Setup of run A:
// Circle_Area_Calculator
module Circle_Area_Calculator(clk, rst, radius, area);
  input wire clk, rst;
  input wire [31:0] radius;
  output reg [31:0] area;
  wire [31:0] Square_radius, Result;
  parameter Pi = 32'b01000000010010010000111111010000;
  FloatMultiplier_rounding FM0(.Multiplicand(radius), .Multiplier(radius), .Result(Square_radius));
  FloatMultiplier_rounding FM1(.Multiplicand(Square_radius), .Multiplier(Pi), .Result(Result));
  always @(posedge clk) begin
	if(rst) begin
		area[31:0] <= 1'b0;
	end else begin
		area[31:0] <= Result[31:0];
	end
  end
endmodule
clock: 25.3 ns
lec_check: 0
abc_area: 1
cap_margin: 30
core_aspect_ratio: 0.9
core_margin: 2
core_utilization: 72
cts_cluster_diameter: 219
cts_cluster_size: 82
gpl_timing_driven: 1
hold_slack_margin: 0.07
max_routing_layer: met4
place_density_lb_addon: 0.01
setup_slack_margin: 1.3
slew_margin: 20
run.sh (not shown) runs the stock make flow with config.mk's settings and CLKGATE_MAP_FILE=.
In the summary table, run A is marked failed, with error GRT-0232 raised in global routing.
Setup changes, run A to run B
Settings: a deleted HOLD_SLACK_MARGIN that had been 0.07; a deleted CORE_ASPECT_RATIO that had been 0.9; a change of CTS_CLUSTER_DIAMETER from 219 to 353; a change of CAP_MARGIN from 30 to 20; a deleted SETUP_SLACK_MARGIN that had been 1.3; a deleted GPL_TIMING_DRIVEN that had been 1; a change of CTS_CLUSTER_SIZE from 82 to 79; a change of the clock period (ns, I/O delays scaled along) from 25.3 to 22.1.
--- outcome ---
- None of the runs run B and run A ends with a clean layout.
- Stage in which a tool error killed run A: global routing.
- Die height came out higher on run B than on run A.
- Comparing die boundary width for run B and run A, the smaller number came from run B.
- Re number of synthesized register bits: no difference whatsoever between run A and run B.
- Taking run A as the reference, in run B final weighted congestion of routability-driven global placement has increased, share of async-settable or async-resettable flops after synthesis closely matched the old numbers.
The following lists how run C was set up differently from run B:
Settings: CTS_CLUSTER_DIAMETER now 345, was 353; PLACE_DENSITY_LB_ADDON no longer set, was 0.01; CORE_UTILIZATION now 68, was 72; CTS_CLUSTER_SIZE no longer set, was 79; the clock period (ns, I/O delays scaled along) now 24.5, was 22.1.
==> results <==
Seen in the log of run C: GRT-0232 during global routing, after which the run never completed.
Horizontal die dimension: run C higher than run B
[compare] base=run B new=run C: area of the die rose 0.0027 mm^2; sequential share of the synthesized area comparable; pre-placement core utilization went down.
Setup changes, run C to run D
Settings: CTS_CLUSTER_DIAMETER removed (was 345); ABC_AREA removed (was 1); CORE_UTILIZATION changed from 68 to 40; MAX_ROUTING_LAYER removed (was met4); the clock period (ns, I/O delays scaled along) changed from 24.5 to 30.0.
Results
Run C is listed as incomplete: the tool reported an error in global routing and the run ended there. The final layout from run D, which completed every stage, passed the timing, design-rule and antenna checks at the end of the flow. Going from run C to run D, placed cell count shrinks by about 15%. Changes observed in run D relative to run C: number of cells produced by synthesis fell by 748. On number of buffers inserted by post-CTS setup repair, the lower figure sits with run D, not run C. Area of the mapped netlist (higher): run C. The average cell area after synthesis number comes out lower for run C vs run D.
Edits applied to the flow inputs when going from run D to run E:
Settings: CORE_ASPECT_RATIO now 0.99, previously not set; CTS_CLUSTER_SIZE now 20, previously not set; CELL_PAD_IN_SITES_DETAIL_PLACEMENT now 2, previously not set; HOLD_SLACK_MARGIN now 0.14, previously not set; CTS_CLUSTER_DIAMETER now 357, previously not set; PLACE_DENSITY_LB_ADDON now 0.1, previously not set; CORE_MARGIN now 3, was 2.
Results
Of run E and run D, only run E fails to reach the end of the flow. FAIL run E @ global routing: tool exited with error. Vertical die dimension: run D vs run E, no meaningful difference. Max number of gates resized after CTS across run E and run D: run E. Taking run D as the reference point, the number of placement rows of run E falls by about 2%. Run D → run E: number of standard cells after synthesis stayed essentially flat, final HPWL from detailed placement rose by about 80%. Die outline area in run E is about 1.4% higher than in run D. Post-placement cell area: run E vs run D up 4.5%. [compare] base=run D new=run E: adder-cell share of the synthesized area now sits at about the same level, initial standard-cell utilization of the core now sits higher, final weighted congestion in routability-driven placement now sits lower.

Starting RTL as in the previous note.
export LEC_CHECK = 0
export ABC_AREA = 1
export CAP_MARGIN = 20
export CELL_PAD_IN_SITES_DETAIL_PLACEMENT = 2
export CORE_ASPECT_RATIO = 1.71
export CORE_MARGIN = 2
export CORE_UTILIZATION = 40
export CTS_CLUSTER_SIZE = 94
export GPL_TIMING_DRIVEN = 1
export MAX_ROUTING_LAYER = met4
export MIN_ROUTING_LAYER = met2
export SETUP_SLACK_MARGIN = 2.1
export SLEW_MARGIN = 35
create_clock -name core_clock -period 18.3 [get_ports {clk}]
The starting point ended with an error in 3_5_place_dp.
Then changed:
ABC_AREA = default   (was 1)
CELL_PAD_IN_SITES_DETAIL_PLACEMENT = default   (was 2)
CORE_ASPECT_RATIO = default   (was 1.71)
CTS_CLUSTER_SIZE = default   (was 94)
GPL_TIMING_DRIVEN = default   (was 1)
HOLD_SLACK_MARGIN = -0.03   (was default)
SETUP_SLACK_MARGIN = default   (was 2.1)
SLEW_MARGIN = 20   (was 35)
The changed run ran to the end with violations: negative setup slack.
Area after synthesis shrinks slightly.
Synthesized cell count shrinks by about a fifth.
Die area shrinks slightly.
Then changed:
CELL_PAD_IN_SITES_DETAIL_PLACEMENT = 2   (was default)
CORE_ASPECT_RATIO = 1.71   (was default)
SETUP_SLACK_MARGIN = 2.1   (was default)
Now the flow stopped in 3_5_place_dp.
Area after synthesis is unchanged.
Die size stays flat.
Synthesized cell count is unchanged.
Then changed:
CELL_PAD_IN_SITES_DETAIL_PLACEMENT = default   (was 2)
CORE_ASPECT_RATIO = default   (was 1.71)
HOLD_SLACK_MARGIN = default   (was -0.03)
MAX_ROUTING_LAYER = default   (was met4)
MIN_ROUTING_LAYER = default   (was met2)
SETUP_SLACK_MARGIN = default   (was 2.1)
clock period = 23.3 ns   (was 18.3 ns; I/O delays follow)
Effect: Now the flow reached the layout checks and failed them: negative setup slack. Synthesized cell count stays the same. Synthesized area is unchanged. Die area barely changes.
Then changed:
CORE_UTILIZATION = 50   (was 40)
CTS_CLUSTER_SIZE = 97   (was default)
clock period = 27.1 ns   (was 23.3 ns; I/O delays follow)
What happened:
- The changed run finished but fails on negative setup slack
- setup slack is better by 3000 ps
- utilization is higher by 8.9 points
- critical path depth is higher by 1
- non-clock buffer count is lower by 502
- count of clock-buffer cells in the layout is higher by 2
- via count is lower by 5.7%
- hold slack is better by 760 ps

Starting RTL as in the previous note.
==> flow/config.mk <==
export PLATFORM = sky130hd
export DESIGN_NAME = Circle_Area_Calculator
export DESIGN_NICKNAME = Circle_Area_Calculator
export VERILOG_FILES = /design/flow/design.v
export SDC_FILE = /design/flow/constraint.sdc
export NUM_CORES = 4
export LEC_CHECK = 0
export ABC_AREA = 1
export CAP_MARGIN = 25
export CELL_PAD_IN_SITES_DETAIL_PLACEMENT = 0
export CORE_ASPECT_RATIO = 1.07
export CORE_MARGIN = 2
export CORE_UTILIZATION = 40
export CTS_CLUSTER_SIZE = 30
export GPL_TIMING_DRIVEN = 1
export MAX_ROUTING_LAYER = met5
export MIN_ROUTING_LAYER = met2
export SETUP_SLACK_MARGIN = 2.1
export SLEW_MARGIN = 35
==> flow/constraint.sdc <==
create_clock -name core_clock -period 18.3 [get_ports {clk}]
set_input_delay 3.6600 -clock core_clock [delete_from_list [all_inputs] [get_ports {clk}]]
set_output_delay 3.6600 -clock core_clock [all_outputs]
set_load 0.01 [all_outputs]
The baseline finished but failed the layout checks on setup timing.
==> next run, changes <==
==> flow/config.mk (replaced) <==
export PLATFORM = sky130hd
export DESIGN_NAME = Circle_Area_Calculator
export DESIGN_NICKNAME = Circle_Area_Calculator
export VERILOG_FILES = /design/flow/design.v
export SDC_FILE = /design/flow/constraint.sdc
export NUM_CORES = 4
export LEC_CHECK = 0
export CAP_MARGIN = 20
export CORE_MARGIN = 2
export CORE_UTILIZATION = 40
export SLEW_MARGIN = 20
==> flow/constraint.sdc (replaced) <==
create_clock -name core_clock -period 29.0 [get_ports {clk}]
set_input_delay 5.8000 -clock core_clock [delete_from_list [all_inputs] [get_ports {clk}]]
set_output_delay 5.8000 -clock core_clock [all_outputs]
set_load 0.01 [all_outputs]
The new run completed without violations.
Area after synthesis falls by 0.54%.
Worst setup slack gets better by 6.7 ns.
Cell area is lower by 19%.
Final cell count falls by 22%.
==> next run, changes <==
--- a/flow/config.mk
+++ b/flow/config.mk
@@ -10 +10 @@
-export CORE_UTILIZATION = 40
+export CORE_UTILIZATION = 50
@@ -11,0 +12 @@
+export TNS_END_PERCENT = 5
==> flow/constraint.sdc (replaced) <==
create_clock -name core_clock -period 15.6 [get_ports {clk}]
set_input_delay 3.1200 -clock core_clock [delete_from_list [all_inputs] [get_ports {clk}]]
set_output_delay 3.1200 -clock core_clock [all_outputs]
set_load 0.01 [all_outputs]
Outcome: With this change the flow finished with setup timing left; non-clock buffer count grows by 885; synthesized area stays the same; core utilization rises by 23 points; design area increases by about a fifth; hold slack is worse by 2.7 ns; worst setup slack got worse by 10 ns.
==> next run, changes <==
--- a/flow/config.mk
+++ b/flow/config.mk
@@ -7,0 +8 @@
+export ABC_AREA = 1
@@ -10 +11 @@
-export CORE_UTILIZATION = 50
+export CORE_UTILIZATION = 68
==> flow/constraint.sdc (replaced) <==
create_clock -name core_clock -period 24.5 [get_ports {clk}]
set_input_delay 4.9000 -clock core_clock [delete_from_list [all_inputs] [get_ports {clk}]]
set_output_delay 4.9000 -clock core_clock [all_outputs]
set_load 0.01 [all_outputs]
Effect: Now the flow did not get past global routing (5_1_grt) on GRT-0232; die area shrinks by 26%; synthesized area goes up by 0.54%; synthesized cell count rises by 17%.

Circle_Area_Calculator again, from the RTL that the note above started with.
// Circle_Area_Calculator
module Circle_Area_Calculator(clk, rst, radius, area);
  input wire clk, rst;
  input wire [31:0] radius;
  output reg [31:0] area;
  wire [31:0] Square_radius, Result;
  parameter Pi = 32'b01000000010010010000111111010000;
  FloatMultiplier_rounding FM0(.Multiplicand(radius), .Multiplier(radius), .Result(Square_radius));
  FloatMultiplier_rounding FM1(.Multiplicand(Square_radius), .Multiplier(Pi), .Result(Result));
  always @(posedge clk) begin
	if(rst) begin
		area[31:0] <= 1'b0;
	end else begin
		area[31:0] <= Result[31:0];
	end
  end
endmodule
clock: 21.3 ns
lec_check: 0
abc_area: 1
cap_margin: 20
core_margin: 2
core_utilization: 64
cts_cluster_diameter: 197
cts_cluster_size: 98
slew_margin: 20
tns_end_percent: 25
The first run never finished: it broke off in 5_1_grt.
Rerun with:
- CORE_UTILIZATION: 64 -> 68
- CTS_CLUSTER_DIAMETER: 197 -> not set
- CTS_CLUSTER_SIZE: 98 -> not set
- MAX_ROUTING_LAYER: not set -> met4
- TNS_END_PERCENT: 25 -> not set
- clock period: 21.3 -> 24.5 ns (I/O delays scaled with it)
Effect: The new run did not get past 5_1_grt. Die size decreases by 5.8%. Area after synthesis does not change. Synthesized cell count does not change.
Rerun with:
- CORE_UTILIZATION: 68 -> 64
- CTS_CLUSTER_DIAMETER: not set -> 58
What happened:
- The new run never finished: it broke off in 5_1_grt with ODB-0269
- area after synthesis stays the same
- die area climbs by 6.1%
- synthesized cell count does not change
Rerun with:
- CORE_UTILIZATION: 64 -> 58
- CTS_CLUSTER_DIAMETER: 58 -> not set
- MAX_ROUTING_LAYER: met4 -> not set
Effect: Now the flow finished with setup timing left. Synthesized area is unchanged. Die area goes up by 10%. Synthesized cell count stays the same.

== run 1 ==
Circle_Area_Calculator again, from the RTL that the note above started with.
clock: 26.9 ns
lec_check: 0
cap_margin: 20
core_margin: 2
core_utilization: 71
cts_cluster_diameter: 347
cts_cluster_size: 28
max_routing_layer: met4
slew_margin: 20
Status: run 1 FAILED at global routing (5_1_grt) (tool error)
Input changes introduced in run 2 (baseline for comparison: run 1):
Settings: CORE_UTILIZATION: 71 -> 68; TNS_END_PERCENT: unset -> 5; CTS_CLUSTER_DIAMETER: 347 -> 80; CTS_CLUSTER_SIZE: 28 -> unset.
Findings:
Core utilization before placement in run 2 is 2.4 points lower than in run 1. From run 2 to run 1, mux share of post-synthesis cell area did not move at all. Re final weighted congestion of routability-driven global placement: run 2 and run 1 aren't equal, and the lower value belongs to run 2. Taking run 1 as the reference, in run 2 synthesized cell count closely matched the old numbers; total of cells resized after clock tree synthesis decreased by about 47% relative to the old numbers; die area increased by 4.3% relative to the old numbers; adder-cell area share of the yosys netlist closely matched the old numbers; y dimension of the die increased by 4.7 µm relative to the old numbers. Comparing run 1 against run 2, there is no change at all in count of cell types in the netlist. Run 2: complete, dirty (negative setup slack). In run 2 relative to run 1, placeable core region had gone up by a few percent.
Changes in run 3 relative to run 2:
Settings: setting PLACE_DENSITY to 0.64 for the first time; changing CORE_UTILIZATION from 68 to 72.
--- outcome ---
FAIL run 3 @ global routing (5_1_grt): tool exited with error
Any difference in synthesized cell count between run 3 and run 2 is small enough to ignore.
Re post-CTS resize count: run 2 and run 3 aren't equal, and the higher value belongs to run 3.
Reported for run 2 and run 3, area after synthesis turned out identical to the last digit.
For run 4, these inputs were changed with respect to run 3:
Settings: CTS_CLUSTER_DIAMETER: 80 -> unset; PLACE_DENSITY: 0.64 -> unset; ABC_AREA: unset -> 1; MAX_ROUTING_LAYER: met4 -> unset; TNS_END_PERCENT: 5 -> unset; the clock period (ns, I/O delays scaled along): 26.9 -> 17.2.
==> comparison <==
For run 4, the flow was terminated by a tool error in detailed placement (3_5_place_dp) and produced no final design.
For synthesized netlist cell count, dividing the value from run 3 by the value from run 4 gives 0.852.
Starting utilization of the core area for run 4 is higher than for run 3.
Summary: post-synthesis instance area, run 4 worse than run 3
Floorplan check, run 4 vs run 3: die outline larger in run 4
Against run 3, run 4 comes in 748 higher on post-synthesis cell count from yosys.

== build 73 ==
Starting RTL as in the previous note.
make LEC_CHECK=0 ABC_AREA=1 CAP_MARGIN=35 CELL_PAD_IN_SITES_GLOBAL_PLACEMENT=0 CORE_ASPECT_RATIO=0.95 CORE_MARGIN=5 CORE_UTILIZATION=17 CTS_CLUSTER_DIAMETER=337 MAX_ROUTING_LAYER=met4 PLACE_DENSITY_LB_ADDON=0.29 SETUP_SLACK_MARGIN=5.0 SLEW_MARGIN=0 TNS_END_PERCENT=40 finish   # period 28.1 ns
For build 10, these inputs were changed with respect to build 73:
Settings: a deleted SETUP_SLACK_MARGIN that had been 5.0; a deleted CORE_ASPECT_RATIO that had been 0.95; a change of CORE_UTILIZATION from 17 to 65; a change of CORE_MARGIN from 5 to 2; a deleted PLACE_DENSITY_LB_ADDON that had been 0.29; a deleted ABC_AREA that had been 1; a deleted CTS_CLUSTER_DIAMETER that had been 337; a deleted CELL_PAD_IN_SITES_GLOBAL_PLACEMENT that had been 0; a change of SLEW_MARGIN from 0 to 20; a change of CAP_MARGIN from 35 to 20; a deleted TNS_END_PERCENT that had been 40; a change of the clock period (ns, I/O delays scaled along) from 28.1 to 26.9.
[summary]
Layout checks on build 10: not met. Flow itself completed; violations: negative setup slack.
Core utilization, build 73 and build 10: larger value in build 10
The quantity of I/O buffers inserted on ports was comparable across build 73 and build 10.
On detailed-route wire length on metal 1: build 10 sits below build 73.
sky130_fd_sc_hd__fa_2 as the slowest library cell on the worst path was reported by build 73, and sky130_fd_sc_hd__xor2_1 by build 10.
Worst hold slack: build 10 vs build 73 down 0.43 ns
> inputs changed (build 10 -> build 79)
Settings: MAX_ROUTING_LAYER: met4 -> unset; the clock period (ns, I/O delays scaled along): 26.9 -> 19.6.
## What came out
Tool error GRT-0116 stopped build 79 during global routing (5_1_grt); no final results. Buffer count from post-CTS setup fixing, build 79 and build 10: larger value in build 79. Build 79 -> build 10: mean instance size in the synthesized netlist delta 0, exact match. Taking build 10 as the reference, in build 79 post-synthesis mux area share now sits at about the same level; placer's final routability congestion estimate now sits higher; die extent in y now sits at about the same level; count of cell types in the netlist now sits at about the same level. In build 79, the instance area at placement came out about 14% above the value in build 10.
Inputs modified between build 79 and build 58:
Settings: SETUP_SLACK_MARGIN: unset -> 2.34; CORE_UTILIZATION: 65 -> 40; the clock period (ns, I/O delays scaled along): 19.6 -> 29.0.
==> results <==
Build 58 | stages: all done | timing, DRC, antenna: all pass. When build 58 is set beside build 79, its die width turns out to be about 27% larger. Diff build 79 -> build 58: number of placement rows higher, post-synthesis register bit count saw little to no change. Compared to build 79, build 58 was floorplanned on a bigger die. Delta (build 58 minus build 79): pre-CTS setup slack went up by 7.28 ns, post-cts repair resize count fell by 120, number of cells in Yosys stat neither gained nor lost much.
Modified inputs, build 89 compared to build 58
Settings: SETUP_SLACK_MARGIN: 2.34 -> unset; CELL_PAD_IN_SITES_DETAIL_PLACEMENT: unset -> 2; HOLD_SLACK_MARGIN: unset -> 0.14; the clock period (ns, I/O delays scaled along): 29.0 -> 30.0.
## What came out
- Min number of cells after detailed placement across build 58 and build 89: build 58
- Relative to build 58, placed instance area has gone up in build 89.
- Build 58 finished every step from synthesis to the final layout, and the layout passed the timing, design-rule and antenna checks.
- No final results exist for build 89, since it was stopped by error GRT-0232 during global routing (5_1_grt).
- From build 58 to build 89, area fraction in compound gates did not move at all.
- From build 58 to build 89, horizontal extent of the die did not move at all.
- Comparing build 58 against build 89, there is no change at all in count of hold buffers inserted by post-cts repair.
- When the final numbers for build 58 and build 89 were put side by side, the post-CTS setup buffer count turned out to be smaller in build 89.
Inputs modified between build 89 and build 3:
Settings: TNS_END_PERCENT newly set to 5; CTS_CLUSTER_DIAMETER newly set to 90; CELL_PAD_IN_SITES_DETAIL_PLACEMENT removed (was 2); CTS_CLUSTER_SIZE newly set to 14; CORE_UTILIZATION changed from 40 to 67; HOLD_SLACK_MARGIN removed (was 0.14); SETUP_SLACK_MARGIN newly set to -2.0; PLACE_DENSITY_LB_ADDON newly set to 0.01.
In build 3 relative to build 89, die span in x had gone down by more than 10%.
Diff build 89 -> build 3 | height of the die | decrease of 22%
Build 3 against build 89; die area is down by more than a quarter.
In the reports for build 89 and build 3, the larger number of instances in the placed design belongs to build 89.
Where placement-stage worst setup slack is concerned, build 89 is outperformed by build 3.
Last weighted congestion value of the routability-driven placer, build 3 vs build 89: up by a few percent
The final report for build 3 shows a completed flow and a layout that fails verification, specifically negative setup slack.
Comparing build 89 with build 3, the sequential cell area fraction in the yosys report came out essentially unchanged.
